indigo:
## main
module main #(
    parameter MAIN_DIV = 8,      
    parameter SCAN_DIV = 4       
)(
    input wire clk,
    input wire rst,    
    input wire btnC,   
    input wire btnL,   
    input wire btnR,   
    input wire [7:0] num1,   
    input wire [7:0] num2,   
    output wire [6:0] seg,            
    output wire [3:0] an,              
    output wire multiplicationFinished    
);
Settings: LEC_CHECK=0, ABC_AREA=0, CAP_MARGIN=0, CELL_PAD_IN_SITES_DETAIL_PLACEMENT=1, CORE_ASPECT_RATIO=0.84, CORE_MARGIN=8, CORE_UTILIZATION=29, CTS_CLUSTER_DIAMETER=196, GPL_ROUTABILITY_DRIVEN=0, GPL_TIMING_DRIVEN=1, HOLD_SLACK_MARGIN=0.21, MAX_ROUTING_LAYER=met5, MIN_ROUTING_LAYER=met2, PLACE_DENSITY_LB_ADDON=0.17, SLEW_MARGIN=15; clock period 9.49 ns.
run.sh (not shown) runs the stock make flow with config.mk's settings and CLKGATE_MAP_FILE=.
indigo finished every stage; the final checks, however, were not passed, the failures being negative setup slack.
Inputs modified between indigo and yarrow:
# indigo
export LEC_CHECK = 0
export ABC_AREA = 0
export CAP_MARGIN = 0
export CELL_PAD_IN_SITES_DETAIL_PLACEMENT = 1
export CORE_ASPECT_RATIO = 0.84
export CORE_MARGIN = 8
export CORE_UTILIZATION = 29
export CTS_CLUSTER_DIAMETER = 196
export GPL_ROUTABILITY_DRIVEN = 0
export GPL_TIMING_DRIVEN = 1
export HOLD_SLACK_MARGIN = 0.21
export MAX_ROUTING_LAYER = met5
export MIN_ROUTING_LAYER = met2
export PLACE_DENSITY_LB_ADDON = 0.17
export SLEW_MARGIN = 15
create_clock -name core_clock -period 9.49 [get_ports {clk}]
# yarrow
export LEC_CHECK = 0
export CAP_MARGIN = 15
export CORE_MARGIN = 2
export CORE_UTILIZATION = 40
export SLEW_MARGIN = 15
create_clock -name core_clock -period 20.0 [get_ports {clk}]
## What came out
yarrow ended with every stage complete and zero timing, DRC or antenna violations. The non-clock buffer count in yarrow is 0.076 times that in indigo. Between yarrow and indigo, it is yarrow whose total of clock buffers placed in the layout is higher, by 7. Compared with indigo, yarrow shows a lower power. Re global-route usage: indigo and yarrow aren't equal, and the higher value belongs to indigo. seg[0] as the end of the critical path was reported by indigo, and seg[6] by yarrow. Reported for indigo and yarrow, post-synth tally of flip-flops with integrated enable turned out identical to the last digit. In yarrow the global-route wire length before repair turned out 28% lower than in indigo. Compared with indigo, yarrow shows worst slack at placement higher by 4.69 ns.
Edits applied to the flow inputs when going from yarrow to onyx:
# yarrow
export LEC_CHECK = 0
export CAP_MARGIN = 15
export CORE_MARGIN = 2
export CORE_UTILIZATION = 40
export SLEW_MARGIN = 15
create_clock -name core_clock -period 20.0 [get_ports {clk}]
# onyx
export LEC_CHECK = 0
export ABC_AREA = 0
export CAP_MARGIN = 10
export CELL_PAD_IN_SITES_DETAIL_PLACEMENT = 2
export CORE_MARGIN = 2
export CORE_UTILIZATION = 33
export CTS_CLUSTER_DIAMETER = 336
export GPL_TIMING_DRIVEN = 0
export MAX_ROUTING_LAYER = met4
export MIN_ROUTING_LAYER = met2
export PLACE_DENSITY = 0.6
export SETUP_SLACK_MARGIN = 4.48
export SLEW_MARGIN = 35
export TNS_END_PERCENT = 30
create_clock -name core_clock -period 20.0 [get_ports {clk}]
[summary]
- Sink count of the clock tree across onyx and yarrow: no real change.
- Compared with yarrow, onyx shows vertical die size higher by 9.9%.
- yarrow finished all stages; the layout is clean.
- onyx never completed; the flow aborted with a tool error in global routing (5_1_grt).
- Reported for onyx and yarrow, level count of the clock H-tree turned out identical to the last digit.
## Diff of input files: amber against onyx
# onyx
export LEC_CHECK = 0
export ABC_AREA = 0
export CAP_MARGIN = 10
export CELL_PAD_IN_SITES_DETAIL_PLACEMENT = 2
export CORE_MARGIN = 2
export CORE_UTILIZATION = 33
export CTS_CLUSTER_DIAMETER = 336
export GPL_TIMING_DRIVEN = 0
export MAX_ROUTING_LAYER = met4
export MIN_ROUTING_LAYER = met2
export PLACE_DENSITY = 0.6
export SETUP_SLACK_MARGIN = 4.48
export SLEW_MARGIN = 35
export TNS_END_PERCENT = 30
create_clock -name core_clock -period 20.0 [get_ports {clk}]
# amber
export LEC_CHECK = 0
export ABC_AREA = 1
export CAP_MARGIN = 20
export CORE_ASPECT_RATIO = 0.5
export CORE_MARGIN = 2
export CORE_UTILIZATION = 22
export CTS_CLUSTER_DIAMETER = 389
export CTS_CLUSTER_SIZE = 100
export SLEW_MARGIN = 30
export TNS_END_PERCENT = 15
create_clock -name core_clock -period 20.0 [get_ports {clk}]
### Flow results
- The final layout from amber, which completed every stage, passed the timing, design-rule and antenna checks at the end of the flow.
- Going from onyx to amber, synthesized-area fraction occupied by ao, oa, aoi and oai cells shrinks by 22 points.
- Delta (amber minus onyx): post-synthesis simple-gate area fraction increased 20 points; count of instantiated cells in the yosys netlist increased by about 2.8% relative to the old numbers; global placer's final weighted congestion fell by about 7.5%; share of the yosys chip area belonging to registers went up.
- Fraction of synthesized area in multiplexers (lower): amber
- Combined area of all synthesized cells (amber over onyx): decrease, 16%
- In amber, the instance count of the mapped netlist came out 57 above the value in onyx.
- Measured against each other, amber and onyx differ in Yosys chip area, the lower figure coming from amber.
Edits applied to the flow inputs when going from amber to garnet:
# amber
export LEC_CHECK = 0
export ABC_AREA = 1
export CAP_MARGIN = 20
export CORE_ASPECT_RATIO = 0.5
export CORE_MARGIN = 2
export CORE_UTILIZATION = 22
export CTS_CLUSTER_DIAMETER = 389
export CTS_CLUSTER_SIZE = 100
export SLEW_MARGIN = 30
export TNS_END_PERCENT = 15
create_clock -name core_clock -period 20.0 [get_ports {clk}]
# garnet
export LEC_CHECK = 0
export ABC_AREA = 1
export CAP_MARGIN = 20
export CORE_ASPECT_RATIO = 1.97
export CORE_MARGIN = 2
export CORE_UTILIZATION = 40
export CTS_CLUSTER_DIAMETER = 389
export CTS_CLUSTER_SIZE = 56
export SLEW_MARGIN = 30
create_clock -name core_clock -period 20.0 [get_ports {clk}]
Notes after the runs:
Against amber as the reference, garnet delivers a higher vertical die size. On garnet: worst hold slack is 0.0066 ns lower than what amber gave. garnet — critical path data arrival time 0.12 ns higher, amber as reference. In garnet the worst-case headroom to the max-slew limit turned out 1.8 points higher than in amber. | share of power burned in combinational logic | amber vs garnet | ≈ equal |. garnet ends up with a clock network fraction of design power that is 1.3 points higher than in amber. [compare] base=amber new=garnet: leakage component of the power now sits at about the same level; wire length of the first global-routing pass now sits higher.
Relative to garnet, the following input files were edited for harbor:
# garnet
export LEC_CHECK = 0
export ABC_AREA = 1
export CAP_MARGIN = 20
export CORE_ASPECT_RATIO = 1.97
export CORE_MARGIN = 2
export CORE_UTILIZATION = 40
export CTS_CLUSTER_DIAMETER = 389
export CTS_CLUSTER_SIZE = 56
export SLEW_MARGIN = 30
create_clock -name core_clock -period 20.0 [get_ports {clk}]
# harbor
export LEC_CHECK = 0
export ABC_AREA = 0
export CAP_MARGIN = 20
export CORE_ASPECT_RATIO = 1.97
export CORE_MARGIN = 2
export CORE_UTILIZATION = 40
export CTS_CLUSTER_DIAMETER = 389
export CTS_CLUSTER_SIZE = 100
export SLEW_MARGIN = 30
export TNS_END_PERCENT = 15
create_clock -name core_clock -period 20.0 [get_ports {clk}]
Findings:
Sequential share of layout area, harbor and garnet: larger value in garnet
Against garnet, harbor reports a cell depth of the worst flop-to-flop path that is lower.
Die: harbor bigger than garnet
Power figures rest on the tool's default switching activity, not on a simulated workload.
